File: flow/run.sh
#!/bin/bash
# the make line also repeats each setting of config.mk as NAME=value (left out here)
make -C /OpenROAD-flow-scripts/flow DESIGN_CONFIG=/design/flow/config.mk WORK_HOME=/design/flow/orfs CLKGATE_MAP_FILE= finish
File: flow/config.mk
export PLATFORM = sky130hd
export DESIGN_NAME = FPA_final
export DESIGN_NICKNAME = FPA_final
export VERILOG_FILES = /design/flow/design.v
export SDC_FILE = /design/flow/constraint.sdc
export NUM_CORES = 4
export LEC_CHECK = 0
export CAP_MARGIN = 20
export CELL_PAD_IN_SITES_DETAIL_PLACEMENT = 2
export CORE_MARGIN = 2
export CORE_UTILIZATION = 33
export CTS_CLUSTER_DIAMETER = 321
export CTS_CLUSTER_SIZE = 29
export GPL_TIMING_DRIVEN = 1
export MIN_ROUTING_LAYER = met2
export PLACE_DENSITY_LB_ADDON = 0.29
export SETUP_SLACK_MARGIN = -0.1
export SLEW_MARGIN = 0
File: flow/constraint.sdc
create_clock -name core_clock -period 31.3 [get_ports {clk}]
set_input_delay 6.2600 -clock core_clock [delete_from_list [all_inputs] [get_ports {clk}]]
set_output_delay 6.2600 -clock core_clock [all_outputs]
set_load 0.01 [all_outputs]
File: flow/design.v
module Registers  (
    input clk,
    input rst,
    input [31:0] in,
    output reg [31:0]  out
);
always @(posedge clk )
begin
    if(rst == 1'b1)
    begin
        out<=0;
    end
    else 
    begin
        out<=in;
    end
end
endmodule
module full_adder
(input i_bit1,input i_bit2, input i_carry,output o_sum,output o_carry);
wire g1,p1;
assign g1=i_bit1 & i_bit2;
assign p1=i_bit1 ^ i_bit2;
assign o_sum=p1 ^ i_carry;
assign o_carry = g1 | (p1&i_carry);
endmodule
module four_bit_adder(input [3:0] A,input [3:0]  B,input Cin,  output [3:0]  Sum,output   Cout);
    wire [3:0] C; 
    genvar i;
    generate
        for (i = 0; i < 4; i = i + 1) begin : loop
            full_adder FA(
                .i_bit1(A[i]),
                .i_bit2(B[i]),
                .i_carry(i == 0 ? Cin : C[i - 1]),
                .o_sum(Sum[i]),
                .o_carry(C[i])
            );
        end
    endgenerate
    assign Cout=C[3];
endmodule
module CSA  #(parameter N = 32)(input [N-1:0] A,input [N-1:0]  B,input Cin,  output [N-1:0]  Sum,output   Cout,output Overflow);
    wire [N-1:0] S0;
    wire [N-1:0] S1;
    wire [(N/4)-1:0] C0;
    wire [(N/4)-1:0] C1;
    wire [(N/4)-1:0] C;
    four_bit_adder A_inst(.A(A[3:0]),.B(B[3:0]),.Cin(Cin),.Sum(Sum[3:0]),.Cout(C[0])); 
    genvar i;
    generate
        for (i = 0; i < N/4-1; i = i + 1) begin : loop1
            four_bit_adder A0(
                .A(A[i*4+7:i*4+4]),
                .B(B[i*4+7:i*4+4]),
                .Cin(1'b0),
                .Sum(S0[i*4+7:i*4+4]),
                .Cout(C0[i+1])
            );
            four_bit_adder A1(
                .A(A[i*4+7:i*4+4]),
                .B(B[i*4+7:i*4+4]),
                .Cin(1'b1),
                .Sum(S1[i*4+7:i*4+4]),
                .Cout(C1[i+1])
            );
        end
    endgenerate
    genvar j;
    generate
    for (j = 0; j < N/4-1; j = j + 1) begin : loop2
        assign Sum[j*4+7:j*4+4] = C[j] ? S1[j*4+7:j*4+4] : S0[j*4+7:j*4+4];
        assign C[j+1] = C[j] ? C1[j+1] : C0[j+1];
    end
endgenerate
    assign Cout=C[(N/4)-1];
    assign Overflow=(A[N-1]==B[N-1]&&(A[N-1])!=Sum[N-1]);
endmodule
module normalizer
(input [23:0] A_mantissa,input [7:0] A_exponent, output  reg [22:0] O_mantissa ,output reg [7:0] O_exponent);
reg [23:0] temp_mantissa;
always @ (*)
begin 
    if(A_mantissa[23:0]==24'b000000000000000000000001)
    begin 
        temp_mantissa=A_mantissa<<23;
        O_exponent=A_exponent-23;
    end
    else if(A_mantissa[23:1]==23'b00000000000000000000001)
    begin 
        temp_mantissa=A_mantissa<<22;
        O_exponent=A_exponent-22;
    end
    else if(A_mantissa[23:2]==22'b0000000000000000000001)
    begin 
        temp_mantissa=A_mantissa<<21;
        O_exponent=A_exponent-21;
    end
    else if(A_mantissa[23:3]==21'b000000000000000000001)
    begin 
        temp_mantissa=A_mantissa<<20;
        O_exponent=A_exponent-20;
    end
    else if(A_mantissa[23:4]==20'b00000000000000000001)
    begin 
        temp_mantissa=A_mantissa<<19;
        O_exponent=A_exponent-19;
    end
    else if(A_mantissa[23:5]==19'b0000000000000000001)
    begin 
        temp_mantissa=A_mantissa<<18;
        O_exponent=A_exponent-18;
    end
    else if(A_mantissa[23:6]==18'b000000000000000001)
    begin 
        temp_mantissa=A_mantissa<<17;
        O_exponent=A_exponent-17;
    end
    else if(A_mantissa[23:7]==17'b00000000000000001)
    begin 
        temp_mantissa=A_mantissa<<16;
        O_exponent=A_exponent-16;
    end
    else if(A_mantissa[23:8]==16'b0000000000000001)
    begin 
        temp_mantissa=A_mantissa<<15;
        O_exponent=A_exponent-15;
    end
    else if(A_mantissa[23:9]==15'b000000000000001)
    begin 
        temp_mantissa=A_mantissa<<14;
        O_exponent=A_exponent-14;
    end
    else if(A_mantissa[23:10]==14'b00000000000001)
    begin 
        temp_mantissa=A_mantissa<<13;
        O_exponent=A_exponent-13;
    end
    else if(A_mantissa[23:11]==13'b0000000000001)
    begin 
        temp_mantissa=A_mantissa<<12;
        O_exponent=A_exponent-12;
    end
    else if(A_mantissa[23:12]==12'b000000000001)
    begin 
        temp_mantissa=A_mantissa<<11;
        O_exponent=A_exponent-11;
    end
    else if(A_mantissa[23:13]==11'b00000000001)
    begin 
        temp_mantissa=A_mantissa<<10;
        O_exponent=A_exponent-10;
    end
    else if(A_mantissa[23:14]==10'b0000000001)
    begin 
        temp_mantissa=A_mantissa<<9;
        O_exponent=A_exponent-9;
    end
    else if(A_mantissa[23:15]==9'b000000001)
    begin 
        temp_mantissa=A_mantissa<<8;
        O_exponent=A_exponent-8;
    end
    else if(A_mantissa[23:16]==8'b00000001)
    begin 
        temp_mantissa=A_mantissa<<7;
        O_exponent=A_exponent-7;
    end
    else if(A_mantissa[23:17]==7'b0000001)
    begin 
        temp_mantissa=A_mantissa<<6;
        O_exponent=A_exponent-6;
    end
    else if(A_mantissa[23:18]==6'b000001)
    begin 
        temp_mantissa=A_mantissa<<5;
        O_exponent=A_exponent-5;
    end
    else if(A_mantissa[23:19]==5'b00001)
    begin 
        temp_mantissa=A_mantissa<<4;
        O_exponent=A_exponent-4;
    end
    else if(A_mantissa[23:20]==4'b0001)
    begin 
        temp_mantissa=A_mantissa<<3;
        O_exponent=A_exponent-3;
    end
    else if(A_mantissa[23:21]==3'b001)
    begin 
        temp_mantissa=A_mantissa<<2;
        O_exponent=A_exponent-2;
    end
    else if(A_mantissa[23:22]==3'b01)
    begin 
        temp_mantissa=A_mantissa<<1;
        O_exponent=A_exponent-1;
    end
    else 
    begin
        temp_mantissa=A_mantissa;
        O_exponent=A_exponent;
    end 
O_mantissa=temp_mantissa[22:0];
end
endmodule
module FPA
(input [31:0] A, input [31:0] B, output [31:0] Sum,output Cout,output reg of);
reg  A_sign;
reg  B_sign;
reg  O_sign;
reg [7:0] A_exponent ;
reg [7:0] B_exponent ;
wire [7:0] O_exponent ;
reg [24:0] O_temp1_exponent ;
reg [24:0] O_temp2_exponent ;
reg [23:0] A_mantissa ;
reg [23:0] B_mantissa ;
reg [23:0] temp1_mantissa ;
reg [23:0] temp2_mantissa ;
reg [23:0] O_mantissa ;
reg [24:0] O_temp1_mantissa ;
reg [24:0] O_temp2_mantissa ;
reg [7:0] temp ;
wire [7:0] final_exponent ;
wire [22:0] final_mantissa ;
wire [7:0] pre_exponent ;
wire [22:0] pre_mantissa ;
reg [23:0] A_Adder ;
reg [23:0] B_Adder ;
wire [23:0] Sum_Adder ;
wire Cin ;
wire c ;
 CSA #(24) c1( A_Adder,B_Adder,Cin,Sum_Adder ,c ,overflow);
assign Cin=1'b0;
always @ (*)
begin
    A_sign=A[31];
    B_sign=B[31];
    A_exponent=A[30:23];
    B_exponent=B[30:23];
    A_mantissa = {1'b1,A[22:0]};
    B_mantissa ={1'b1,B[22:0]};
    if(A_exponent > B_exponent ) begin
        temp=A_exponent-B_exponent;
        O_temp1_exponent=A_exponent;
        B_mantissa=B_mantissa>>temp;
    end
    else if (A_exponent < B_exponent )begin
        temp=B_exponent-A_exponent;
        O_temp1_exponent=B_exponent;
        temp1_mantissa=A_mantissa>>temp;
        A_mantissa=temp1_mantissa;
    end
    else 
    begin
        O_temp1_exponent=A_exponent;
    end
    if(A_sign == B_sign )
    begin
        A_Adder=A_mantissa;
        B_Adder=B_mantissa;
        O_sign=A_sign;
        O_temp1_mantissa={c,Sum_Adder};
    end
     else 
    begin
        if(A_sign==1'b1)
        begin
            temp1_mantissa=~A_mantissa+1'b1;
            temp2_mantissa=B_mantissa;
            A_Adder=temp1_mantissa;
            B_Adder=temp2_mantissa;
            O_temp2_mantissa={c,Sum_Adder};
            if(A_mantissa>= B_mantissa)
            begin 
                O_temp1_mantissa=~O_temp2_mantissa+1;
                O_temp1_mantissa[24]=1'b0;
            end
            else
            begin 
                O_temp1_mantissa=O_temp2_mantissa;
                O_temp1_mantissa[24]=1'b0;
            end
        end
        else 
        begin
            temp1_mantissa=A_mantissa;
            temp2_mantissa=~B_mantissa+1'b1;
            A_Adder=temp1_mantissa;
            B_Adder=temp2_mantissa;
            O_temp2_mantissa={c,Sum_Adder};
            if(A_mantissa <= B_mantissa)
            begin 
                O_temp1_mantissa=~O_temp2_mantissa+1;
                O_temp1_mantissa[24]=1'b0;
            end
            else
            begin 
                O_temp1_mantissa=O_temp2_mantissa;
                O_temp1_mantissa[24]=1'b0;
            end
        end
        if(A_mantissa>B_mantissa)
            O_sign=A_sign;
        else if(A_mantissa<B_mantissa)
            O_sign=B_sign;
        else
        begin
            O_sign=1'b0;
        end
    end
    if(O_temp1_mantissa[24]==1'b1)
    begin
        O_temp2_exponent=O_temp1_exponent+25'd1;
        O_mantissa=O_temp1_mantissa[24:1];
        if(O_mantissa == 23'd0 &  O_temp1_exponent== A_exponent & O_temp1_exponent== B_exponent )
            begin
                O_temp1_exponent=23'd0;
            end
        else
            O_temp1_exponent=O_temp2_exponent;
    end else
    begin
        O_mantissa=O_temp1_mantissa[23:0];
        if(O_mantissa == 23'd0 &  O_temp1_exponent== A_exponent & O_temp1_exponent== B_exponent )
            begin
                O_temp1_exponent=23'd0;
            end
   end 
end
assign O_exponent=O_temp1_exponent;
normalizer N_instance( O_mantissa, O_exponent, pre_mantissa , pre_exponent);
always @ (*)
begin
    if(pre_exponent == 8'd255  || A[30:23] == 8'd255  || B[30:23] == 8'd255)
        of=1'b1;
    else
        of=1'b0;
end
assign final_exponent = of ? 8'd0 : pre_exponent;
assign final_mantissa = of ? 23'd0 : pre_mantissa;
assign Sum={O_sign & ~of,final_exponent,final_mantissa};
assign Cout=O_temp1_mantissa[24];
endmodule
module FPA_final (
input clk,
input rst,
input [31 : 0] in1,
input [31 : 0] in2,
output [31 : 0] OUT
);
wire [31 : 0]A;
wire [31 : 0]B;
wire [31 : 0]C;
Registers operand1_reg (clk,rst, in1, A);
Registers operand2_reg (clk, rst, in2, B);
FPA B1 ( .A(A), .B(B), .Sum(C), .Cout(), .of());
Registers output_reg (clk,rst, C, OUT);
endmodule
==> impl_metrics.toml, run 1 <==
# implementation run metrics
[clock_tree]
cts_buffer_depth = 2
ctsHoldBuffers = 0
cts_setup_buffers = 0
cts-resized-gates = 0
cts.sinks = 96
h-tree-depth = 3
cts-root-buf = "clkbuf_16"
numCtsBuffers = 9

[yosys]
synthDominantCellAreaShare_pct = 11.7
adder_share_pct = 7.95
edf_count = 0
yosys-top-cells-count = "nand2_1, nor2_1, a21oi_1"
logic_family = "AND-OR/OR-AND gates"
flop_cell = "dfxtp_1"
avgSynthCellArea_um2 = 6.86
ys_warn_count = 4
yosysSeqAreaShare_pct = 11.7
ys_cells = 2385
ys_chip_area_um2 = 16400
yosysMostFrequentCell = "nand2_1"
mux_share_pct = 5.37
synth_cell_types = 103
postSynthCellCount = 2385
top_area_cell = "dfxtp_1"
ys_sh_simple_pct = 28.5
synth.cellmix.xorXnorShare_pct = 5.78
top_cells_by_area = "dfxtp_1, nand2_1, a21oi_1"
aoi_share_pct = 33.4
floorplan.nets = 2543
syn_area_um2 = 16400
ys.flops = 96
synthArstFlopShare_pct = 0

[place]
hpwl_mm = 76.1
placed_cell_area_um2 = 18000
gp_congestion = 1.10
io_buffers = 97

[floorplan]
initCoreUtil_pct = 33.4
die-height_um = 227
chipArea_um2 = 51400
core-area_um2 = 49000
io_pins = 98
rows = 81
die_w_um = 227

[grt]
grt.overflow.total = 4
grt_use_total_pct = 66.2

[outcome]
status = "did not finish"
error = "[ERROR GRT-0116] Global routing finished with congestion. Check the congestion regions in the DRC Viewer."
haltStage = "5_1_grt"
[layer usage]
layer	GRT usage, %	overflow
met3	79.7	4
met2	70.3	0
met5	56.0	0
met1	-	-
met4	37.4	0
[stage by stage]
| step | util, % | setup slack, ns | cells | total power, mW |
|---|---|---|---|---|
| after floorplan | - | 14.68 | 2385 | 0.974 |
| after global placement | 36.7 | 11.97 | 3038 | 1.42 |
| after detailed placement | 36.8 | 11.15 | 3041 | 1.46 |
| after CTS | 37.4 | 11.08 | 3056 | 1.60 |
==> inputs of run 2 (changes only) <==
CELL_PAD_IN_SITES_DETAIL_PLACEMENT = not set   (was 2)
CORE_UTILIZATION = 65   (was 33)
CTS_CLUSTER_DIAMETER = not set   (was 321)
CTS_CLUSTER_SIZE = 44   (was 29)
GPL_TIMING_DRIVEN = not set   (was 1)
MIN_ROUTING_LAYER = not set   (was met2)
PLACE_DENSITY_LB_ADDON = not set   (was 0.29)
SETUP_SLACK_MARGIN = -0.35   (was -0.1)
SLEW_MARGIN = 20   (was 0)
clock period = 11.6 ns   (was 31.3 ns; I/O delays follow)
==> run 2 against run 1 <==
Compared with the run above: the run again fails in 5_1_grt; die size decreased by 49%; area after synthesis unchanged; synthesized cell count unchanged.
==> impl_metrics.toml, run 2 <==
# implementation run metrics
[floorplan]
core-area_um2 = 25000
rows = 58
io_pins = 98
chipArea_um2 = 26500
initCoreUtil_pct = 65.5
die_w_um = 163
die-height_um = 163

[yosys]
ys_warn_count = 4
top_area_cell = "dfxtp_1"
aoi_share_pct = 33.4
ys_sh_simple_pct = 28.5
yosysSeqAreaShare_pct = 11.7
logic_family = "AND-OR/OR-AND gates"
postSynthCellCount = 2385
adder_share_pct = 7.95
ys_cells = 2385
synthArstFlopShare_pct = 0
ys_chip_area_um2 = 16400
ys.flops = 96
yosysMostFrequentCell = "nand2_1"
synth_cell_types = 103
top_cells_by_area = "dfxtp_1, nand2_1, a21oi_1"
synth.cellmix.xorXnorShare_pct = 5.78
flop_cell = "dfxtp_1"
synthDominantCellAreaShare_pct = 11.7
mux_share_pct = 5.37
avgSynthCellArea_um2 = 6.86
yosys-top-cells-count = "nand2_1, nor2_1, a21oi_1"
syn_area_um2 = 16400
floorplan.nets = 2543
edf_count = 0

[grt]
grt.overflow.total = 1544
grt_use_total_pct = 100

[clock_tree]
h-tree-depth = 3
cts.sinks = 96
cts-root-buf = "clkbuf_16"
ctsHoldBuffers = 0
cts_buffer_depth = 2
numCtsBuffers = 9

[place]
placed_cell_area_um2 = 22700
io_buffers = 97
hpwl_mm = 66.3
gp_congestion = 1.27

[outcome]
status = "did not finish"
error = "[ERROR GRT-0116] Global routing finished with congestion. Check the congestion regions in the DRC Viewer."
haltStage = "5_1_grt"
-- run 2: timing repair --
item,CTS
setup endpoints to repair,32
gates resized,181
pin swaps,69
setup buffers,46
cloned,3
-- run 2: per-stage QoR --
| step | setup TNS [ns] | total power [mW] | setup WS (ns) | utilization [%] | std cells |
|---|---|---|---|---|---|
| 3_5_place_dp | -131.52 | 4.53 | -4.19 | 90.8 | 3354 |
| 2_1_floorplan | -103.52 | 2.67 | -3.36 | - | 2385 |
| 3_3_place_gp | -108.31 | 4.38 | -3.44 | 90.8 | 3354 |
| 4_1_cts | -113.72 | 5.15 | -3.60 | 96.4 | 3417 |
-- run 2: layer usage --
layer,track usage [%],overflow
met1,91.7,67
met2,117,981
met3,88.2,77
met4,110,405
met5,75.9,14
==> inputs of run 3 (changes only) <==
CORE_UTILIZATION = 57   (was 65)
CTS_CLUSTER_SIZE = not set   (was 44)
SETUP_SLACK_MARGIN = not set   (was -0.35)
clock period = 13.8 ns   (was 11.6 ns; I/O delays follow)
==> run 3 against run 2 <==
Compared with the run above: the layout now fails its checks (negative setup slack); die size up 14%; synthesized cell count is the same; area after synthesis unchanged.
==> impl_metrics.toml, run 3 <==
# implementation run metrics
[detailed_routing]
dr.pass1.iters = 17
via_per_inst = 7.30
via_count = 24422
ant_nets = 0
drcViolationCount = 0
wl_mm = 86.2
drt_iter0_drc = 5430
detail_route.wl_per_cell_um = 25.8

[floorplan]
io_pins = 98
die-height_um = 173
core-area_um2 = 28500
chipArea_um2 = 30100
die_w_um = 173
initCoreUtil_pct = 57.5
rows = 62

[yosys]
avgSynthCellArea_um2 = 6.86
top_area_cell = "dfxtp_1"
ys_sh_simple_pct = 28.5
yosysSeqAreaShare_pct = 11.7
ys_cells = 2385
edf_count = 0
postSynthCellCount = 2385
flop_cell = "dfxtp_1"
logic_family = "AND-OR/OR-AND gates"
synth_cell_types = 103
aoi_share_pct = 33.4
top_cells_by_area = "dfxtp_1, nand2_1, a21oi_1"
synthDominantCellAreaShare_pct = 11.7
adder_share_pct = 7.95
yosys-top-cells-count = "nand2_1, nor2_1, a21oi_1"
mux_share_pct = 5.37
syn_area_um2 = 16400
synth.cellmix.xorXnorShare_pct = 5.78
yosysMostFrequentCell = "nand2_1"
ys.flops = 96
ys_warn_count = 4
ys_chip_area_um2 = 16400
floorplan.nets = 2543
synthArstFlopShare_pct = 0

[place]
hpwl_mm = 63.6
pre_cts_slack_ns = -1.73
placed_cell_area_um2 = 22000
place_inst = 3300
gp_congestion = 1.17
io_buffers = 97

[critical_path]
path_buffers = 9
crit_path_end = "output_reg.out[31]$_SDFF_PP0_"
ff2ff_path_depth = 59
r2r-end = "output_reg.out[31]$_SDFF_PP0_"
crit_type = "flip-flop to flip-flop"
rrSetupSlack_ns = -1.61
cp_max_fo = 22
cp.depth = 59
cpPeakStageDelay_ns = 0.58
required_ns = 14.04
cp-end-kind = "flip-flop"
path_delay_family = "adder cells"
cp-start-kind = "flip-flop"
cp_common_cell = "fa_2"
crit_arrival_ns = 15.65
reg2reg_from = "operand2_reg.out[30]$_SDFF_PP0_"
crit_start = "operand2_reg.out[30]$_SDFF_PP0_"
cpMaxStageDelayCell = "fa_2"

[grt]
grt_use_total_pct = 52.4
grt.overflow.total = 0
grt_pass1_wl_mm = 124
grt_pass1_vias = 22192
grt_max_degree = 66
antenna_found_initial = 0

[clock_tree]
cts.clk_slew.worst_paths_ns = 0.08
numCtsBuffers = 9
tritoncts = "built"
cts.sinks = 96
cts-root-buf = "clkbuf_16"
cts_buffer_depth = 2
clock_latency_ns = 0.39
h-tree-depth = 3

[final_timing]
hold_viol_final = 0
period_used_pct = 112
worst_slew_pin_slew_ns = 1.27
clock_skew_ns = 0.0121
slew_violations = 0
slew_headroom_pct = 14.3
rsz0062_at_grt = "true"
max_freq_mhz = 64.9
tns_ns = -49.50
layout_min_cycle_time_ns = 15.41
setup_viol = 32
final.setup.worst_slack_ns = -1.61
whs_ns = 0.994

[worst_hold_path]
holdPathEnd = "output_reg.out[31]$_SDFF_PP0_"
hp-start = "operand1_reg.out[31]$_SDFF_PP0_"
min_delay_path_depth = 2
hold_path_class = "flip-flop to flip-flop"

[pwr]
comb-power_mw = 3.86
powerClk_uw = 280
leakage_nw = 9.61
combPwrFrac_pct = 86.0
p_int_mw = 2.05
clkPwrFrac_pct = 6.2
total_power_mw = 4.48
p_per_area_nw_per_um2 = 192
seq_power_share_pct = 7.7
swShare_pct = 54.3
switchingPower_mw = 2.43
peakVddDrop_uv = 130
power.group.top = "combinational cells"
powerSeq_uw = 347

[run]
cap_violations = 0
warnings = 59

[layout]
fin_util_pct = 82.0
fillers = 1912
syn_to_final_growth_pct = 42.7
fin_cells = 3344
nets = 3112
fin_area_um2 = 23300

[outcome]
status = "failed layout checks"
violatedChecks = "negative setup slack"
## run 3: area by class of cell
cell class	instances	area, um^2	share of cell area [%]
Tap cell	384	480	2.06
Multi-Input combinational cell	2013	14200	61.0
Timing Repair Buffer	753	6040	25.9
Inverter	81	325	1.39
Clock buffer	9	225	0.965
Sequential cell	96	1940	8.30
Antenna cell	1	2.50	0.0107
Clock inverter	7	83.8	0.359
## run 3: repair_timing
item	CTS	global route
setup buffers	17	9
endpoints found under the setup margin	32	32
pin swaps	16	28
resized	75	122
hold buffers	0	0
gates cloned	0	2
## run 3: routing by layer
metal	up-vias	track usage, %	routed length, um
li1	10080	-	-
met1	10992	65.0	29900
met2	2548	78.5	34700
met3	800	17.4	13700
met4	2	32.2	7790
met5	-	1.44	62
==> inputs of run 4 (changes only) <==
ABC_AREA = 0   (was not set)
CORE_UTILIZATION = 72   (was 57)
CTS_CLUSTER_DIAMETER = 208   (was not set)
CTS_CLUSTER_SIZE = 30   (was not set)
HOLD_SLACK_MARGIN = 0.3   (was not set)
PLACE_DENSITY_LB_ADDON = 0.19   (was not set)
SETUP_SLACK_MARGIN = 0.77   (was not set)
clock period = 8.78 ns   (was 13.8 ns; I/O delays follow)
==> run 4 against run 3 <==
Compared with the run above: die size is 20% lower; synthesized cell count did not move; the run now fails in 3_5_place_dp; area after synthesis unchanged.
==> impl_metrics.toml, run 4 <==
# implementation run metrics
[floorplan]
chipArea_um2 = 23900
die-height_um = 155
rows = 55
io_pins = 98
core-area_um2 = 22500
die_w_um = 155
initCoreUtil_pct = 72.7

[yosys]
synthArstFlopShare_pct = 0
yosysSeqAreaShare_pct = 11.7
synth_cell_types = 103
ys.flops = 96
top_cells_by_area = "dfxtp_1, nand2_1, a21oi_1"
postSynthCellCount = 2385
floorplan.nets = 2543
mux_share_pct = 5.37
yosysMostFrequentCell = "nand2_1"
top_area_cell = "dfxtp_1"
aoi_share_pct = 33.4
synthDominantCellAreaShare_pct = 11.7
ys_chip_area_um2 = 16400
edf_count = 0
flop_cell = "dfxtp_1"
yosys-top-cells-count = "nand2_1, nor2_1, a21oi_1"
syn_area_um2 = 16400
ys_warn_count = 4
synth.cellmix.xorXnorShare_pct = 5.78
avgSynthCellArea_um2 = 6.86
ys_cells = 2385
logic_family = "AND-OR/OR-AND gates"
ys_sh_simple_pct = 28.5
adder_share_pct = 7.95

[outcome]
status = "did not finish"
error = "[ERROR DPL-0038] Utilization greater than 100%, impossible to legalize"
haltStage = "3_5_place_dp"

[place]
gp_congestion = 1.36
io_buffers = 97
## run 4: metrics by stage
step                    power (mW)  setup TNS (ns)  std cells  setup slack, ns  instance area, um^2
after floorplan               3.53         -193.76       2385            -6.18                16600
after global placement        5.87         -195.91       3404            -6.18                23300
==> inputs of run 5 (changes only) <==
ABC_AREA = 1   (was 0)
CELL_PAD_IN_SITES_GLOBAL_PLACEMENT = 1   (was not set)
CORE_MARGIN = 3   (was 2)
CORE_UTILIZATION = 40   (was 72)
CTS_CLUSTER_DIAMETER = not set   (was 208)
CTS_CLUSTER_SIZE = 35   (was 30)
GPL_TIMING_DRIVEN = 1   (was not set)
HOLD_SLACK_MARGIN = 0.14   (was 0.3)
MIN_ROUTING_LAYER = met1   (was not set)
PLACE_DENSITY_LB_ADDON = not set   (was 0.19)
SETUP_SLACK_MARGIN = not set   (was 0.77)
SLEW_MARGIN = 15   (was 20)
clock period = 12.1 ns   (was 8.78 ns; I/O delays follow)
==> run 5 against run 4 <==
Compared with the run above: now fails the layout checks on negative setup slack; die size grew 77%; synthesized cell count grew 19%; area after synthesis shrank 2.6%.
==> impl_metrics.toml, run 5 <==
# implementation run metrics
[grt]
grt_pass1_vias = 21167
grt_max_degree = 67
grt.overflow.total = 0
grt_pass1_wl_mm = 117
antenna_found_initial = 2
grt_use_total_pct = 35.2

[critical_path]
cp_max_fo = 8
cpMaxStageDelayCell = "fa_2"
crit_start = "operand1_reg.out[23]$_SDFF_PP0_"
cp.depth = 102
reg2reg_from = "operand1_reg.out[23]$_SDFF_PP0_"
path_delay_family = "adder cells"
rrSetupSlack_ns = -2.77
cp-end-kind = "flip-flop"
crit_arrival_ns = 15.14
ff2ff_path_depth = 102
r2r-end = "output_reg.out[13]$_SDFF_PP0_"
cp-start-kind = "flip-flop"
required_ns = 12.38
crit_path_end = "output_reg.out[13]$_SDFF_PP0_"
cp_common_cell = "nand2_1"
cpPeakStageDelay_ns = 0.50
crit_type = "flip-flop to flip-flop"
path_buffers = 13

[pwr]
combPwrFrac_pct = 90.2
switchingPower_mw = 3.89
seq_power_share_pct = 5.6
leakage_nw = 12.1
p_per_area_nw_per_um2 = 297
powerClk_uw = 305
peakVddDrop_uv = 152
clkPwrFrac_pct = 4.3
power.group.top = "combinational cells"
comb-power_mw = 6.45
p_int_mw = 3.26
swShare_pct = 54.4
powerSeq_uw = 400

[yosys]
yosys-top-cells-count = "nand2_1, inv_1, nor2_1"
ys_cells = 2845
adder_share_pct = 8.17
mux_share_pct = 0
aoi_share_pct = 22.0
ys_sh_simple_pct = 37.8
floorplan.nets = 3003
edf_count = 0
postSynthCellCount = 2845
ys.flops = 96
top_area_cell = "nand2_1"
yosysMostFrequentCell = "nand2_1"
ys_chip_area_um2 = 15900
avgSynthCellArea_um2 = 5.60
synth_cell_types = 67
yosysSeqAreaShare_pct = 12.1
flop_cell = "dfxtp_1"
synthArstFlopShare_pct = 0
ys_warn_count = 4
logic_family = "simple AND/OR/NAND/NOR gates"
top_cells_by_area = "nand2_1, dfxtp_1, inv_1"
synth.cellmix.xorXnorShare_pct = 5.38
syn_area_um2 = 15900
synthDominantCellAreaShare_pct = 16.6

[worst_hold_path]
min_delay_path_depth = 2
hold_path_class = "flip-flop to flip-flop"
holdPathEnd = "output_reg.out[31]$_SDFF_PP0_"
hp-start = "operand2_reg.out[31]$_SDFF_PP0_"

[detailed_routing]
drcViolationCount = 0
via_count = 22151
wl_mm = 75.8
via_per_inst = 5.36
drt_iter0_drc = 2208
dr.pass1.iters = 8
detail_route.wl_per_cell_um = 18.3
ant_nets = 0

[clock_tree]
cts_buffer_depth = 2
clock_latency_ns = 0.39
tritoncts = "built"
numCtsBuffers = 9
cts-root-buf = "clkbuf_16"
cts.clk_slew.worst_paths_ns = 0.09
cts.sinks = 96
h-tree-depth = 3

[outcome]
status = "failed layout checks"
violatedChecks = "negative setup slack"

[floorplan]
initCoreUtil_pct = 40.8
chipArea_um2 = 42300
io_pins = 98
die-height_um = 206
die_w_um = 206
core-area_um2 = 39000
rows = 72

[final_timing]
hold_viol_final = 0
final.setup.worst_slack_ns = -2.77
layout_min_cycle_time_ns = 14.87
rsz0062_at_grt = "true"
worst_slew_pin_slew_ns = 0.794
whs_ns = 0.748
slew_violations = 0
slew_headroom_pct = 46.6
setup_viol = 32
period_used_pct = 123
max_freq_mhz = 67.3
clock_skew_ns = 0.0147

[layout]
nets = 3769
fin_util_pct = 61.7
syn_to_final_growth_pct = 51.0

[place]
pre_cts_slack_ns = -3.15
hpwl_mm = 63.0
gp_congestion = 1.07
io_buffers = 97

[run]
cap_violations = 0
warnings = 59
## run 5: final cells by class
class	instances	area, um^2
sequential	96	1930
timing repair buffer	882	7060
clock buffer	9	225
clock inverter	7	71.3
antenna	1	2.50
multi-input combinational	2163	12400
fill	3812	15000
tap	518	648
inverter	459	1760
## run 5: per-stage QoR
| step | cell area, um^2 | TNS [ns] | total power, mW | std cells |
|---|---|---|---|---|
| 6_report | 24100 | -86.90 | 7.16 | 4135 |
| 5_1_grt | 24100 | -115.03 | 7.73 | 4134 |
| 4_1_cts | 23800 | -82.73 | 6.90 | 4123 |
| 3_5_place_dp | 22900 | -98.33 | 6.40 | 4074 |
| 3_3_place_gp | 22900 | -94.31 | 6.33 | 4074 |
| 2_1_floorplan | 16200 | -73.36 | 3.66 | 2845 |
## run 5: routing by layer
layer  share of wire [%]  vias up  track usage (%)
met5               0.017        -                0
met4                 5.2        2             16.8
met3                 8.4      232             6.31
met2                  46     1019             58.6
met1                  40    10116             43.9
li1                    -    10782                -
## run 5: timing repair
| action | in CTS | in global routing |
|---|---|---|
| resized | 103 | 51 |
| hold buffers | 0 | 0 |
| setup buffers | 32 | 11 |
| pin swaps | 56 | 26 |
| gates cloned | 1 | 0 |
| setup endpoints to repair | 32 | 32 |
==> inputs of run 6 (changes only) <==
ABC_AREA = not set   (was 1)
CELL_PAD_IN_SITES_GLOBAL_PLACEMENT = not set   (was 1)
CORE_MARGIN = 2   (was 3)
CTS_CLUSTER_SIZE = not set   (was 35)
GPL_TIMING_DRIVEN = not set   (was 1)
HOLD_SLACK_MARGIN = not set   (was 0.14)
MIN_ROUTING_LAYER = not set   (was met1)
SETUP_SLACK_MARGIN = 1.46   (was not set)
SLEW_MARGIN = 20   (was 15)
clock period = 20.0 ns   (was 12.1 ns; I/O delays follow)
==> run 6 against run 5 <==
Compared with the run above: the run now finishes clean; highest routed layer unchanged; die size up 0.65%; synthesized cell count decreased by 16%; sequential power is about 40% lower; sequential share of layout area rose by 2.4 points; critical endpoint is now output_reg.out[16]$_SDFF_PP0_; combinational power down 69%; non-clock buffer count down 678; total power decreased by 66%.
==> impl_metrics.toml, run 6 <==
# implementation run metrics
[outcome]
status = "no timing/DRC/antenna violations"

[yosys]
avgSynthCellArea_um2 = 6.86
adder_share_pct = 7.95
synthDominantCellAreaShare_pct = 11.7
floorplan.nets = 2543
aoi_share_pct = 33.4
yosysSeqAreaShare_pct = 11.7
synthArstFlopShare_pct = 0
ys_sh_simple_pct = 28.5
synth_cell_types = 103
yosys-top-cells-count = "nand2_1, nor2_1, a21oi_1"
ys.flops = 96
logic_family = "AND-OR/OR-AND gates"
yosysMostFrequentCell = "nand2_1"
synth.cellmix.xorXnorShare_pct = 5.78
top_cells_by_area = "dfxtp_1, nand2_1, a21oi_1"
postSynthCellCount = 2385
edf_count = 0
ys_cells = 2385
mux_share_pct = 5.37
syn_area_um2 = 16400
flop_cell = "dfxtp_1"
top_area_cell = "dfxtp_1"
ys_chip_area_um2 = 16400
ys_warn_count = 4

[pwr]
seq_power_share_pct = 9.8
clkPwrFrac_pct = 8.0
powerSeq_uw = 241
peakVddDrop_uv = 87.6
p_per_area_nw_per_um2 = 133
leakage_nw = 6.77
powerClk_uw = 197
p_int_mw = 1.00
switchingPower_mw = 1.45
comb-power_mw = 2.02
combPwrFrac_pct = 82.2
power.group.top = "combinational cells"
swShare_pct = 59.1

[worst_hold_path]
holdPathEnd = "output_reg.out[31]$_SDFF_PP0_"
hold_path_class = "flip-flop to flip-flop"
hp-start = "operand1_reg.out[31]$_SDFF_PP0_"
min_delay_path_depth = 2

[clock_tree]
cts.sinks = 96
cts.clk_slew.worst_paths_ns = 0.07
cts_buffer_depth = 2
numCtsBuffers = 9
h-tree-depth = 3
cts-root-buf = "clkbuf_16"
ctsHoldBuffers = 0
clock_latency_ns = 0.39
tritoncts = "built"

[detailed_routing]
via_per_inst = 6.86
drcViolationCount = 0
wl_mm = 78.2
ant_nets = 0
dr.pass1.iters = 8
n_antenna_cell = 0
via_count = 20176
drt_iter0_drc = 2951
detail_route.wl_per_cell_um = 26.6

[critical_path]
cpPeakStageDelay_ns = 0.53
cpMaxStageDelayCell = "or3_4"
path_buffers = 9
path_delay_family = "adder cells"
required_ns = 20.24
rrSetupSlack_ns = 2.19
cp_max_fo = 28
r2r-end = "output_reg.out[16]$_SDFF_PP0_"
crit_start = "operand1_reg.out[23]$_SDFF_PP0_"
cp-end-kind = "flip-flop"
cp-start-kind = "flip-flop"
crit_arrival_ns = 18.05
cp.depth = 62
crit_type = "flip-flop to flip-flop"
cp_common_cell = "fa_1"
crit_path_end = "output_reg.out[16]$_SDFF_PP0_"
ff2ff_path_depth = 62
reg2reg_from = "operand1_reg.out[23]$_SDFF_PP0_"

[place]
gp_congestion = 1.05
placed_cell_area_um2 = 17800
place_inst = 2906
hpwl_mm = 60.7
pre_cts_slack_ns = 0.999
io_buffers = 97

[layout]
seq_area_um2 = 1920
nets = 2563
fillers = 4236
fin_area_um2 = 18400
syn_to_final_growth_pct = 12.6
fin_cells = 2941
logic_area_um2 = 13400

[floorplan]
die_w_um = 206
io_pins = 98
die-height_um = 206
core-area_um2 = 40600
rows = 74
initCoreUtil_pct = 40.3
chipArea_um2 = 42500

[grt]
grt_use_total_pct = 36.2
grt_max_degree = 66
antenna_found_initial = 2
grt_pass1_wl_mm = 117
grt.overflow.total = 0
grt_pass1_vias = 18650

[run]
warnings = 54
cap_violations = 0

[final_timing]
hold_viol_final = 0
rsz0062_at_grt = "false"
slew_headroom_pct = 22.6
period_used_pct = 89.0
worst_slew_pin_slew_ns = 1.16
clock_skew_ns = 0.00767
setup_viol = 0
max_freq_mhz = 56.2
slew_violations = 0
layout_min_cycle_time_ns = 17.81
tns_ns = 0
final.setup.worst_slack_ns = 2.19
[run 6: final cells by class]
| class | count | share of cell area, % |
|---|---|---|
| well taps | 532 | 3.61 |
| clock inverters | 6 | 0.530 |
| clock buffers | 9 | 1.22 |
| multi-input cells | 2013 | 72.7 |
| inverters | 81 | 1.67 |
| flip-flops and latches | 96 | 10.4 |
| repair buffers | 204 | 9.80 |
[run 6: what timing repair did]
action | 4_1_cts | 5_1_grt
pin swaps | 2 | 5
gates resized | 8 | 28
setup buffers | 1 | 18
cloned | 1 | 0
setup endpoints to repair | 32 | 32
[run 6: layer usage]
| metal | vias to the layer above | track usage (%) | wire [um] |
|---|---|---|---|
| met4 | 4 | 14.8 | 3240 |
| met1 | 9491 | 51.1 | 33300 |
| met3 | 235 | 12.7 | 11100 |
| met5 | - | 0 | 99 |
| li1 | 8971 | - | - |
| met2 | 1475 | 49.3 | 30400 |
[run 6: stage by stage]
step | hold slack, ns | utilization, % | total power, mW
final | 0.868 | 45.3 | 2.46
after global routing | 0.915 | 45.3 | 2.58
after CTS | 0.857 | 44.7 | 2.35
after global placement | 0.803 | 43.8 | 2.14
after detailed placement | 0.832 | 43.8 | 2.14
after floorplan | 0.567 | - | 1.52
==> inputs of run 7 (changes only) <==
CORE_UTILIZATION = 66   (was 40)
HOLD_SLACK_MARGIN = -0.09   (was not set)
SETUP_SLACK_MARGIN = -1.29   (was 1.46)
TNS_END_PERCENT = 5   (was not set)
clock period = 13.3 ns   (was 20.0 ns; I/O delays follow)
==> run 7 against run 6 <==
Compared with the run above: the run now fails in 5_1_grt; die size is 39% lower; synthesized cell count unchanged; area after synthesis unchanged.
==> impl_metrics.toml, run 7 <==
# implementation run metrics
[yosys]
aoi_share_pct = 33.4
top_cells_by_area = "dfxtp_1, nand2_1, a21oi_1"
synth.cellmix.xorXnorShare_pct = 5.78
ys_warn_count = 4
syn_area_um2 = 16400
synthDominantCellAreaShare_pct = 11.7
mux_share_pct = 5.37
yosys-top-cells-count = "nand2_1, nor2_1, a21oi_1"
adder_share_pct = 7.95
ys_cells = 2385
edf_count = 0
ys_chip_area_um2 = 16400
yosysSeqAreaShare_pct = 11.7
flop_cell = "dfxtp_1"
yosysMostFrequentCell = "nand2_1"
ys_sh_simple_pct = 28.5
top_area_cell = "dfxtp_1"
synthArstFlopShare_pct = 0
logic_family = "AND-OR/OR-AND gates"
floorplan.nets = 2543
avgSynthCellArea_um2 = 6.86
postSynthCellCount = 2385
ys.flops = 96
synth_cell_types = 103

[floorplan]
initCoreUtil_pct = 67.3
rows = 57
io_pins = 98
core-area_um2 = 24300
die_w_um = 161
die-height_um = 161
chipArea_um2 = 26100

[place]
placed_cell_area_um2 = 22000
io_buffers = 97
place_inst = 3263
hpwl_mm = 64.5
gp_congestion = 1.23

[clock_tree]
cts_buffer_depth = 2
numCtsBuffers = 9
cts.sinks = 96
ctsHoldBuffers = 0
h-tree-depth = 3
cts-root-buf = "clkbuf_16"

[outcome]
error = "[ERROR GRT-0116] Global routing finished with congestion. Check the congestion regions in the DRC Viewer."
status = "did not finish"
haltStage = "5_1_grt"

[grt]
grt.overflow.total = 505
grt_use_total_pct = 93.3
-- run 7: timing repair --
action                                  4_1_cts
gates resized                                93
pin swaps                                    29
endpoints found under the setup margin       32
cloned                                        0
setup buffers                                19
-- run 7: per-layer routing --
| layer | track usage (%) | GRT overflow |
|---|---|---|
| met1 | 91.7 | 31 |
| met5 | 62.3 | 9 |
| met2 | 102 | 249 |
| met4 | 96.9 | 171 |
| met3 | 86.6 | 45 |
-- run 7: stage by stage --
stage                     TNS [ns]  setup WS, ns  util (%)
after floorplan             -54.45         -1.83         -
after global placement      -57.25         -1.83      90.3
after detailed placement    -75.86         -2.43      90.3
after CTS                   -59.16         -1.90      93.6
==> inputs of run 8 (changes only) <==
ABC_AREA = 1   (was not set)
CORE_UTILIZATION = 61   (was 66)
CTS_CLUSTER_DIAMETER = 27   (was not set)
CTS_CLUSTER_SIZE = 14   (was not set)
HOLD_SLACK_MARGIN = not set   (was -0.09)
SETUP_SLACK_MARGIN = -0.28   (was -1.29)
TNS_END_PERCENT = 20   (was 5)
clock period = 22.0 ns   (was 13.3 ns; I/O delays follow)
==> run 8 against run 7 <==
Compared with the run above: the run now finishes clean; synthesized cell count increased by 19%; area after synthesis decreased by 2.6%; die size increased by 5.2%.
==> impl_metrics.toml, run 8 <==
# implementation run metrics
[outcome]
status = "no timing/DRC/antenna violations"

[critical_path]
cpMaxStageDelayCell = "nand2_1"
crit_path_end = "output_reg.out[22]$_SDFF_PP0_"
cp.depth = 99
r2r-end = "output_reg.out[22]$_SDFF_PP0_"
cp-end-kind = "flip-flop"
crit_start = "operand1_reg.out[23]$_SDFF_PP0_"
cp_common_cell = "nand2_1"
ff2ff_path_depth = 99
path_delay_family = "adder cells"
rrSetupSlack_ns = 2.48
crit_arrival_ns = 19.74
cp_max_fo = 45
cp-start-kind = "flip-flop"
required_ns = 22.22
cpPeakStageDelay_ns = 0.67
path_buffers = 15
reg2reg_from = "operand1_reg.out[23]$_SDFF_PP0_"
crit_type = "flip-flop to flip-flop"

[run]
cap_violations = 0
warnings = 56

[detailed_routing]
drcViolationCount = 0
dr.pass1.iters = 7
via_per_inst = 6.31
n_antenna_cell = 0
wl_mm = 62.5
ant_nets = 0
drt_iter0_drc = 3310
detail_route.wl_per_cell_um = 19.6
via_count = 20117

[pwr]
leakage_nw = 8.34
switchingPower_mw = 1.84
swShare_pct = 62.9
combPwrFrac_pct = 85.9
total_power_mw = 2.93
seq_power_share_pct = 7.3
p_per_area_nw_per_um2 = 170
peakVddDrop_uv = 170
powerClk_uw = 199
clkPwrFrac_pct = 6.8
powerSeq_uw = 215
comb-power_mw = 2.51
power.group.top = "combinational cells"
p_int_mw = 1.09

[layout]
fin_area_um2 = 17300
seq_area_um2 = 1920
logic_area_um2 = 11700
fin_util_pct = 66.8
fillers = 2473
nets = 3008
fin_cells = 3189
syn_to_final_growth_pct = 8.28

[final_timing]
tns_ns = 0
setup_viol = 0
final.setup.worst_slack_ns = 2.48
slew_violations = 0
whs_ns = 0.823
max_freq_mhz = 51.2
hold_viol_final = 0
worst_slew_pin_slew_ns = 1.12
period_used_pct = 88.7
layout_min_cycle_time_ns = 19.52
slew_headroom_pct = 25.0
rsz0062_at_grt = "false"
clock_skew_ns = 0.0151

[yosys]
ys_chip_area_um2 = 15900
ys_sh_simple_pct = 37.8
top_area_cell = "nand2_1"
synthArstFlopShare_pct = 0
adder_share_pct = 8.17
synth.cellmix.xorXnorShare_pct = 5.38
top_cells_by_area = "nand2_1, dfxtp_1, inv_1"
synth_cell_types = 67
yosys-top-cells-count = "nand2_1, inv_1, nor2_1"
avgSynthCellArea_um2 = 5.60
postSynthCellCount = 2845
ys_cells = 2845
floorplan.nets = 3003
yosysMostFrequentCell = "nand2_1"
logic_family = "simple AND/OR/NAND/NOR gates"
edf_count = 0
yosysSeqAreaShare_pct = 12.1
syn_area_um2 = 15900
mux_share_pct = 0
ys_warn_count = 4
ys.flops = 96
flop_cell = "dfxtp_1"
synthDominantCellAreaShare_pct = 16.6
aoi_share_pct = 22.0

[clock_tree]
h-tree-depth = 3
ctsHoldBuffers = 0
cts-root-buf = "clkbuf_16"
numCtsBuffers = 9
clock_latency_ns = 0.38
cts-resized-gates = 0
tritoncts = "built"
cts.sinks = 96
cts.clk_slew.worst_paths_ns = 0.09
cts_buffer_depth = 2
cts_setup_buffers = 0

[worst_hold_path]
min_delay_path_depth = 3
hold_path_class = "flip-flop to flip-flop"
holdPathEnd = "output_reg.out[31]$_SDFF_PP0_"
hp-start = "operand2_reg.out[31]$_SDFF_PP0_"

[place]
pre_cts_slack_ns = 3.05
place_inst = 3174
hpwl_mm = 47.7
placed_cell_area_um2 = 16900
gp_congestion = 1.18
io_buffers = 97

[floorplan]
chipArea_um2 = 27400
initCoreUtil_pct = 61.7
die_w_um = 166
rows = 59
core-area_um2 = 25800
die-height_um = 166
io_pins = 98

[grt]
grt_max_degree = 67
antenna_found_initial = 1
grt_pass1_vias = 18381
grt_use_total_pct = 43.4
grt.overflow.total = 0
grt_pass1_wl_mm = 96.4
[run 8: layer usage]
| metal | share of wire (%) | vias to the layer above | track usage (%) | wire length [um] |
|---|---|---|---|---|
| met1 | 37 | 8979 | 55.8 | 23400 |
| met3 | 15 | 315 | 11.6 | 9270 |
| met4 | 5.9 | 2 | 24.7 | 3670 |
| li1 | - | 9264 | - | - |
| met5 | 0.030 | - | 0 | 19 |
| met2 | 42 | 1557 | 65.6 | 26200 |
[run 8: final cells by class]
type / instances / area share [%]
Timing Repair Buffer: 122 / 6.69
Clock buffer: 9 / 1.31
Clock inverter: 6 / 0.667
Sequential cell: 96 / 11.1
Inverter: 459 / 10.0
Tap cell: 335 / 2.43
Multi-Input combinational cell: 2162 / 67.8
==> inputs of run 9 (changes only) <==
ABC_AREA = not set   (was 1)
CORE_UTILIZATION = 58   (was 61)
CTS_CLUSTER_DIAMETER = not set   (was 27)
CTS_CLUSTER_SIZE = 46   (was 14)
PLACE_DENSITY_LB_ADDON = 0.1   (was not set)
SETUP_SLACK_MARGIN = 3.34   (was -0.28)
TNS_END_PERCENT = not set   (was 20)
clock period = 11.6 ns   (was 22.0 ns; I/O delays follow)
==> run 9 against run 8 <==
Compared with the run above: the flow now stops in 5_1_grt; area after synthesis is 2.7% higher; die size is 7.8% higher; synthesized cell count is 16% lower.
==> impl_metrics.toml, run 9 <==
# implementation run metrics
[outcome]
status = "did not finish"
haltStage = "5_1_grt"
error = "[ERROR GRT-0232] Routing congestion too high. Check the congestion heatmap in the GUI."

[grt]
grt.overflow.total = 13
grt_use_total_pct = 71.1

[yosys]
yosysSeqAreaShare_pct = 11.7
aoi_share_pct = 33.4
ys.flops = 96
yosysMostFrequentCell = "nand2_1"
adder_share_pct = 7.95
flop_cell = "dfxtp_1"
floorplan.nets = 2543
synthArstFlopShare_pct = 0
top_cells_by_area = "dfxtp_1, nand2_1, a21oi_1"
ys_chip_area_um2 = 16400
ys_cells = 2385
avgSynthCellArea_um2 = 6.86
ys_warn_count = 4
logic_family = "AND-OR/OR-AND gates"
ys_sh_simple_pct = 28.5
edf_count = 0
top_area_cell = "dfxtp_1"
postSynthCellCount = 2385
synth.cellmix.xorXnorShare_pct = 5.78
yosys-top-cells-count = "nand2_1, nor2_1, a21oi_1"
synthDominantCellAreaShare_pct = 11.7
synth_cell_types = 103
mux_share_pct = 5.37
syn_area_um2 = 16400

[place]
placed_cell_area_um2 = 22700
place_inst = 3391
hpwl_mm = 63.0
io_buffers = 97
gp_congestion = 1.28

[floorplan]
initCoreUtil_pct = 58.9
die_w_um = 172
die-height_um = 172
chipArea_um2 = 29600
rows = 61
core-area_um2 = 27800
io_pins = 98

[clock_tree]
cts_buffer_depth = 2
cts-root-buf = "clkbuf_16"
numCtsBuffers = 9
h-tree-depth = 3
cts.sinks = 96
ctsHoldBuffers = 0
-- run 9: metal layers --
layer / track usage, % / overflow
met3: 56.2 / 3
met4: 63.1 / 8
met1: 74.1 / 2
met5: 30.6 / 0
met2: 86.7 / 0
-- run 9: repair_timing --
action | 4_1_cts
buffers inserted | 24
setup endpoints to repair | 32
cloned | 3
gates resized | 111
pin swaps | 41
-- run 9: per-stage QoR --
step                utilization, %  worst slack, ns
detailed placement            81.5            -4.05
global placement              81.5            -3.68
floorplan                        -            -3.36
CTS                           85.0            -3.49
==> inputs of run 10 (changes only) <==
ABC_AREA = 1   (was not set)
CORE_UTILIZATION = 61   (was 58)
CTS_CLUSTER_DIAMETER = 170   (was not set)
CTS_CLUSTER_SIZE = 99   (was 46)
PLACE_DENSITY_LB_ADDON = not set   (was 0.1)
SETUP_SLACK_MARGIN = 4.68   (was 3.34)
TNS_END_PERCENT = 20   (was not set)
clock period = 22.0 ns   (was 11.6 ns; I/O delays follow)
==> run 10 against run 9 <==
Compared with the run above: now clean on timing, DRC and antenna; area after synthesis is 2.6% lower; die size is 7.2% lower; synthesized cell count is 19% higher.
==> impl_metrics.toml, run 10 <==
# implementation run metrics
[yosys]
yosys-top-cells-count = "nand2_1, inv_1, nor2_1"
syn_area_um2 = 15900
flop_cell = "dfxtp_1"
ys.flops = 96
postSynthCellCount = 2845
logic_family = "simple AND/OR/NAND/NOR gates"
aoi_share_pct = 22.0
yosysSeqAreaShare_pct = 12.1
synthArstFlopShare_pct = 0
floorplan.nets = 3003
ys_warn_count = 4
adder_share_pct = 8.17
edf_count = 0
synth.cellmix.xorXnorShare_pct = 5.38
top_area_cell = "nand2_1"
synthDominantCellAreaShare_pct = 16.6
ys_chip_area_um2 = 15900
yosysMostFrequentCell = "nand2_1"
synth_cell_types = 67
top_cells_by_area = "nand2_1, dfxtp_1, inv_1"
avgSynthCellArea_um2 = 5.60
ys_cells = 2845
ys_sh_simple_pct = 37.8
mux_share_pct = 0

[detailed_routing]
drt_iter0_drc = 3764
detail_route.wl_per_cell_um = 20.0
dr.pass1.iters = 9
via_count = 20529
ant_nets = 0
wl_mm = 64.7
via_per_inst = 6.36
n_antenna_cell = 0
drcViolationCount = 0

[layout]
fin_area_um2 = 17900
fin_util_pct = 69.4
fillers = 2343
syn_to_final_growth_pct = 12.6
nets = 3048
seq_area_um2 = 1920
fin_cells = 3229
logic_area_um2 = 12000

[final_timing]
hold_viol_final = 0
max_freq_mhz = 60.2
slew_headroom_pct = 25.8
setup_viol = 0
tns_ns = 0
period_used_pct = 75.5
worst_slew_pin_slew_ns = 1.11
final.setup.worst_slack_ns = 5.39
slew_violations = 0
layout_min_cycle_time_ns = 16.61
rsz0062_at_grt = "false"
clock_skew_ns = 0.0176

[run]
cap_violations = 0
warnings = 56

[critical_path]
crit_path_end = "output_reg.out[22]$_SDFF_PP0_"
crit_arrival_ns = 16.83
ff2ff_path_depth = 69
r2r-end = "output_reg.out[22]$_SDFF_PP0_"
crit_type = "flip-flop to flip-flop"
crit_start = "operand1_reg.out[25]$_SDFF_PP0_"
required_ns = 22.22
cp_max_fo = 34
cp-start-kind = "flip-flop"
path_delay_family = "adder cells"
reg2reg_from = "operand1_reg.out[25]$_SDFF_PP0_"
cpMaxStageDelayCell = "o21ai_1"
path_buffers = 12
cp-end-kind = "flip-flop"
cp.depth = 69
cp_common_cell = "fa_1"
cpPeakStageDelay_ns = 0.91
rrSetupSlack_ns = 5.39

[pwr]
p_per_area_nw_per_um2 = 168
peakVddDrop_uv = 183
switchingPower_mw = 1.88
leakage_nw = 8.59
comb-power_mw = 2.60
powerSeq_uw = 215
powerClk_uw = 198
p_int_mw = 1.13
swShare_pct = 62.5
seq_power_share_pct = 7.1
clkPwrFrac_pct = 6.6
power.group.top = "combinational cells"
combPwrFrac_pct = 86.3

[floorplan]
chipArea_um2 = 27400
initCoreUtil_pct = 61.7
io_pins = 98
die_w_um = 166
rows = 59
die-height_um = 166
core-area_um2 = 25800

[clock_tree]
tritoncts = "built"
numCtsBuffers = 9
cts_buffer_depth = 2
cts.clk_slew.worst_paths_ns = 0.09
cts.sinks = 96
clock_latency_ns = 0.38
h-tree-depth = 3
cts-root-buf = "clkbuf_16"

[worst_hold_path]
hp-start = "operand2_reg.out[31]$_SDFF_PP0_"
holdPathEnd = "output_reg.out[31]$_SDFF_PP0_"
min_delay_path_depth = 3
hold_path_class = "flip-flop to flip-flop"

[outcome]
status = "no timing/DRC/antenna violations"

[place]
io_buffers = 97
hpwl_mm = 47.7
place_inst = 3174
pre_cts_slack_ns = 3.05
gp_congestion = 1.18
placed_cell_area_um2 = 16900

[grt]
grt_use_total_pct = 43.8
antenna_found_initial = 1
grt_pass1_wl_mm = 97.3
grt.overflow.total = 0
grt_max_degree = 67
grt_pass1_vias = 18501
## run 10: area by class of cell
cell class	count	area share, %
clock buffers	9	1.26
clock inverters	6	0.642
inverters	459	9.85
multi-input cells	2169	67.1
flip-flops and latches	96	10.7
well taps	335	2.34
repair buffers	154	8.08
repair inverters	1	0.0279
## run 10: metal layers
layer  wire [um]  vias to the layer above  track usage [%]  part of all wire [%]
li1            -                     9360                -                     -
met1       23800                     9124             56.3                    37
met2       26900                     1668             66.3                    42
met3        9670                      375             11.9                    15
met4        4250                        2             24.7                   6.6
met5          17                        -                0                 0.026
## run 10: what timing repair did
| action | CTS | global route |
|---|---|---|
| hold buffers | 0 | 0 |
| gates resized | 22 | 76 |
| setup endpoints to repair | 32 | 32 |
| setup buffers | 5 | 26 |
| pin swaps | 4 | 20 |
| cloned | 3 | 6 |
## run 10: through the flow
stage	power, mW	hold WS (ns)
after floorplan	1.98	0.513
after global placement	2.57	0.762
after detailed placement	2.60	0.772
after CTS	2.82	0.802
after global routing	3.23	0.869
final	3.02	0.820
==> inputs of run 11 (changes only) <==
ABC_AREA = not set   (was 1)
CORE_UTILIZATION = 40   (was 61)
CTS_CLUSTER_DIAMETER = not set   (was 170)
CTS_CLUSTER_SIZE = not set   (was 99)
SETUP_SLACK_MARGIN = not set   (was 4.68)
TNS_END_PERCENT = not set   (was 20)
==> run 11 against run 10 <==
Compared with the run above: critical path depth decreased by 12; count of clock-buffer cells in the layout rose by 1; global-route usage shrank 8.7 points; register-to-register slack got worse by 3.0 ns; highest routed layer unchanged.
==> impl_metrics.toml, run 11 <==
# implementation run metrics
[pwr]
clkPwrFrac_pct = 7.5
p_int_uw = 876
power.group.top = "combinational cells"
swShare_pct = 59.8
seq_power_share_pct = 10.0
switchingPower_mw = 1.30
p_per_area_nw_per_um2 = 121
combPwrFrac_pct = 82.4
peakVddDrop_uv = 66.3
comb-power_mw = 1.80
powerClk_uw = 165
leakage_nw = 6.58
powerSeq_uw = 219

[floorplan]
die-height_um = 206
die_w_um = 206
chipArea_um2 = 42500
initCoreUtil_pct = 40.3
rows = 74
io_pins = 98
core-area_um2 = 40600

[final_timing]
slew_violations = 0
max_freq_mhz = 51.0
setup_viol = 0
rsz0062_at_grt = "false"
layout_min_cycle_time_ns = 19.60
slew_headroom_pct = 22.2
whs_ns = 0.878
worst_slew_pin_slew_ns = 1.16
period_used_pct = 89.1
hold_viol_final = 0
tns_ns = 0
clock_skew_ns = 0.0117

[run]
warnings = 54
cap_violations = 0

[critical_path]
cpPeakStageDelay_ns = 1.03
path_buffers = 6
cp-start-kind = "flip-flop"
crit_type = "flip-flop to flip-flop"
cp.depth = 57
reg2reg_from = "operand1_reg.out[23]$_SDFF_PP0_"
cp-end-kind = "flip-flop"
path_delay_family = "adder cells"
required_ns = 22.25
crit_arrival_ns = 19.84
cpMaxStageDelayCell = "ha_1"
r2r-end = "output_reg.out[15]$_SDFF_PP0_"
rrSetupSlack_ns = 2.40
ff2ff_path_depth = 57
crit_start = "operand1_reg.out[23]$_SDFF_PP0_"
crit_path_end = "output_reg.out[15]$_SDFF_PP0_"
cp_max_fo = 48
cp_common_cell = "fa_1"

[yosys]
logic_family = "AND-OR/OR-AND gates"
postSynthCellCount = 2385
floorplan.nets = 2543
syn_area_um2 = 16400
adder_share_pct = 7.95
synthArstFlopShare_pct = 0
yosys-top-cells-count = "nand2_1, nor2_1, a21oi_1"
synthDominantCellAreaShare_pct = 11.7
top_area_cell = "dfxtp_1"
ys_warn_count = 4
synth_cell_types = 103
synth.cellmix.xorXnorShare_pct = 5.78
avgSynthCellArea_um2 = 6.86
mux_share_pct = 5.37
ys_sh_simple_pct = 28.5
yosysMostFrequentCell = "nand2_1"
yosysSeqAreaShare_pct = 11.7
ys_cells = 2385
flop_cell = "dfxtp_1"
edf_count = 0
ys_chip_area_um2 = 16400
ys.flops = 96
top_cells_by_area = "dfxtp_1, nand2_1, a21oi_1"
aoi_share_pct = 33.4

[clock_tree]
cts.clk_slew.worst_paths_ns = 0.08
cts_setup_buffers = 0
ctsHoldBuffers = 0
tritoncts = "built"
cts-resized-gates = 0
cts-root-buf = "clkbuf_16"
cts_buffer_depth = 2
cts.sinks = 96
clock_latency_ns = 0.40
h-tree-depth = 3
numCtsBuffers = 9

[place]
hpwl_mm = 58.2
io_buffers = 97
gp_congestion = 1.04

[grt]
groute.layer.met3.usage_pct = 10.3
grt.overflow.total = 0
grt_pass1_vias = 18530
grt_use_met2_pct = 49.5
grt_use_total_pct = 35.1
antenna_found_initial = 2
grt_max_degree = 66
grt_pass1_wl_mm = 114
grt.busiest_layer = "met1"
grt_use_met1_pct = 50.3

[detailed_routing]
detail_route.wl_per_cell_um = 26.1
via_per_inst = 6.93
via_count = 20163
drcViolationCount = 0
drt_iter0_drc = 3090
wl_mm = 75.9
dr.pass1.iters = 10
ant_nets = 0

[worst_hold_path]
holdPathEnd = "output_reg.out[31]$_SDFF_PP0_"
min_delay_path_depth = 2
hold_path_class = "flip-flop to flip-flop"
hp-start = "operand1_reg.out[31]$_SDFF_PP0_"

[layout]
syn_to_final_growth_pct = 10.2
nets = 2531

[outcome]
status = "no timing/DRC/antenna violations"
## run 11: layer usage
| layer | vias to the layer above | part of all wire (%) | routed length (um) |
|---|---|---|---|
| met3 | 206 | 13 | 10100 |
| li1 | 8919 | - | - |
| met4 | 2 | 3.5 | 2690 |
| met5 | - | 0.016 | 12 |
| met2 | 1471 | 40 | 30600 |
| met1 | 9565 | 43 | 32600 |
## run 11: per-stage QoR
| step | area [um^2] | total power, mW | cells | setup WS (ns) | util (%) |
|---|---|---|---|---|---|
| 6_report | 18000 | 2.18 | 2911 | 2.40 | 44.4 |
| 5_1_grt | 18000 | 2.29 | 2910 | 1.47 | 44.4 |
| 4_1_cts | 18000 | 2.10 | 2910 | 2.50 | 44.3 |
| 3_5_place_dp | 17700 | 1.93 | 2894 | 2.60 | 43.6 |
| 3_3_place_gp | 17700 | 1.92 | 2894 | 2.64 | 43.6 |
| 2_1_floorplan | 16400 | 1.39 | 2385 | 5.38 | - |
## run 11: area by class of cell
class | count | area [um^2]
Clock buffer | 10 | 239
Antenna cell | 1 | 2.50
Multi-Input combinational cell | 2012 | 13300
Clock inverter | 6 | 61.3
Fill cell | 4293 | 22600
Sequential cell | 96 | 1920
Tap cell | 532 | 666
Inverter | 81 | 304
Timing Repair Buffer | 173 | 1540
==> inputs of run 12 (changes only) <==
ABC_AREA = 1   (was not set)
CAP_MARGIN = 0   (was 20)
CORE_ASPECT_RATIO = 0.5   (was not set)
CORE_UTILIZATION = 64   (was 40)
CTS_CLUSTER_DIAMETER = 295   (was not set)
CTS_CLUSTER_SIZE = 98   (was not set)
PLACE_DENSITY = 0.42   (was not set)
SETUP_SLACK_MARGIN = 4.5   (was not set)
TNS_END_PERCENT = 10   (was not set)
clock period = 16.2 ns   (was 22.0 ns; I/O delays follow)
==> run 12 against run 11 <==
Compared with the run above: critical path depth is 34 higher; core utilization rose by 33 points; sequential power grew 33%; fmax grew 27%; wire length down 21%; via count grew 0.91%; total power grew 89%; die size shrank 38%; non-clock buffer count increased by 43; critical endpoint is now output_reg.out[9]$_SDFF_PP0_; still clean on timing, DRC and antenna; setup slack got worse by 1.7 ns; largest cell class unchanged.
==> impl_metrics.toml, run 12 <==
# implementation run metrics
[outcome]
status = "no timing/DRC/antenna violations"

[final_timing]
max_freq_mhz = 64.6
slew_violations = 0
setup_viol = 0
period_used_pct = 95.6
worst_slew_pin_slew_ns = 0.909
tns_ns = 0
clock_skew_ns = 0.0119
whs_ns = 0.923
slew_headroom_pct = 39.0
rsz0062_at_grt = "true"
layout_min_cycle_time_ns = 15.48
hold_viol_final = 0

[pwr]
power.group.top = "combinational cells"
leakage_nw = 8.90
p_per_area_nw_per_um2 = 221
seq_power_share_pct = 7.1
comb-power_mw = 3.60
combPwrFrac_pct = 87.5
switchingPower_mw = 2.52
powerClk_uw = 222
peakVddDrop_uv = 130
swShare_pct = 61.1
p_int_mw = 1.60
powerSeq_uw = 291
clkPwrFrac_pct = 5.4
total_power_mw = 4.12

[yosys]
yosysMostFrequentCell = "nand2_1"
postSynthCellCount = 2845
ys_warn_count = 4
flop_cell = "dfxtp_1"
synth.cellmix.xorXnorShare_pct = 5.38
ys_chip_area_um2 = 15900
top_cells_by_area = "nand2_1, dfxtp_1, inv_1"
floorplan.nets = 3003
top_area_cell = "nand2_1"
aoi_share_pct = 22.0
yosys-top-cells-count = "nand2_1, inv_1, nor2_1"
synth_cell_types = 67
yosysSeqAreaShare_pct = 12.1
avgSynthCellArea_um2 = 5.60
synthArstFlopShare_pct = 0
ys.flops = 96
logic_family = "simple AND/OR/NAND/NOR gates"
ys_sh_simple_pct = 37.8
synthDominantCellAreaShare_pct = 16.6
mux_share_pct = 0
ys_cells = 2845
edf_count = 0
syn_area_um2 = 15900
adder_share_pct = 8.17

[critical_path]
rrSetupSlack_ns = 0.72
crit_type = "flip-flop to flip-flop"
crit_start = "operand1_reg.out[23]$_SDFF_PP0_"
cpMaxStageDelayCell = "fa_2"
required_ns = 16.51
cp_max_fo = 17
cp_common_cell = "fa_2"
cpPeakStageDelay_ns = 0.58
cp.depth = 91
ff2ff_path_depth = 91
cp-end-kind = "flip-flop"
crit_path_end = "output_reg.out[9]$_SDFF_PP0_"
path_buffers = 17
crit_arrival_ns = 15.79
reg2reg_from = "operand1_reg.out[23]$_SDFF_PP0_"
r2r-end = "output_reg.out[9]$_SDFF_PP0_"
path_delay_family = "adder cells"
cp-start-kind = "flip-flop"

[layout]
nets = 3106
fin_cells = 3289
syn_to_final_growth_pct = 17.0

[worst_hold_path]
holdPathEnd = "output_reg.out[31]$_SDFF_PP0_"
hp-start = "operand1_reg.out[31]$_SDFF_PP0_"
hold_path_class = "flip-flop to flip-flop"
min_delay_path_depth = 4

[detailed_routing]
via_count = 20346
drt_iter0_drc = 3795
via_per_inst = 6.19
detail_route.wl_per_cell_um = 18.2
drcViolationCount = 0
wl_mm = 59.8
dr.pass1.iters = 22
n_antenna_cell = 0
ant_nets = 0

[grt]
grt_max_degree = 67
grt_pass1_vias = 17729
antenna_found_initial = 1
grt_pass1_wl_mm = 93.5
grt_use_total_pct = 44.8
grt.overflow.total = 0

[place]
place_inst = 3189
hpwl_mm = 43.1
io_buffers = 97
gp_congestion = 1.23

[clock_tree]
clock_latency_ns = 0.40
h-tree-depth = 3
cts.clk_slew.worst_paths_ns = 0.08
numCtsBuffers = 9
cts.sinks = 96
tritoncts = "built"
cts-root-buf = "clkbuf_16"
ctsHoldBuffers = 0
cts_buffer_depth = 2

[run]
cap_violations = 0
warnings = 59

[floorplan]
rows = 40
initCoreUtil_pct = 65.8
chipArea_um2 = 26300
die-height_um = 116
die_w_um = 227
core-area_um2 = 24200
io_pins = 98
run 12: timing repair:
action                                  in CTS  in global routing
cloned                                       5                  0
gates resized                              106                 23
pin swaps                                   57                 19
endpoints found under the setup margin      32                 32
setup buffers                               73                  6
run 12: area by class of cell:
cell class / count / area, um^2
clock buffer: 9 / 225
clock inverter: 7 / 72.6
inverter: 459 / 1780
tap: 336 / 420
timing repair buffer: 216 / 1940
sequential: 96 / 1930
multi-input combinational: 2165 / 12300
fill: 2077 / 5590
timing repair inverter: 1 / 6.26
run 12: routing by layer:
metal | vias to the layer above | global-route usage (%) | routed length, um
li1 | 9481 | - | -
met1 | 8848 | 57.3 | 23200
met2 | 1650 | 67.6 | 24400
met3 | 365 | 14.5 | 8520
met4 | 2 | 23.9 | 3650
met5 | - | 0 | 13
run 12: through the flow:
stage | area (um^2) | worst slack [ns] | util [%]
6_report | 18600 | 0.718 | 76.9
5_1_grt | 18600 | 0.0151 | 76.9
4_1_cts | 18500 | 1.25 | 76.5
3_5_place_dp | 17200 | 0.0164 | 71.1
3_3_place_gp | 17200 | 0.241 | 71.1
2_1_floorplan | 16200 | 1.75 | -
Power figures rest on the tool's default switching activity, not on a simulated workload.
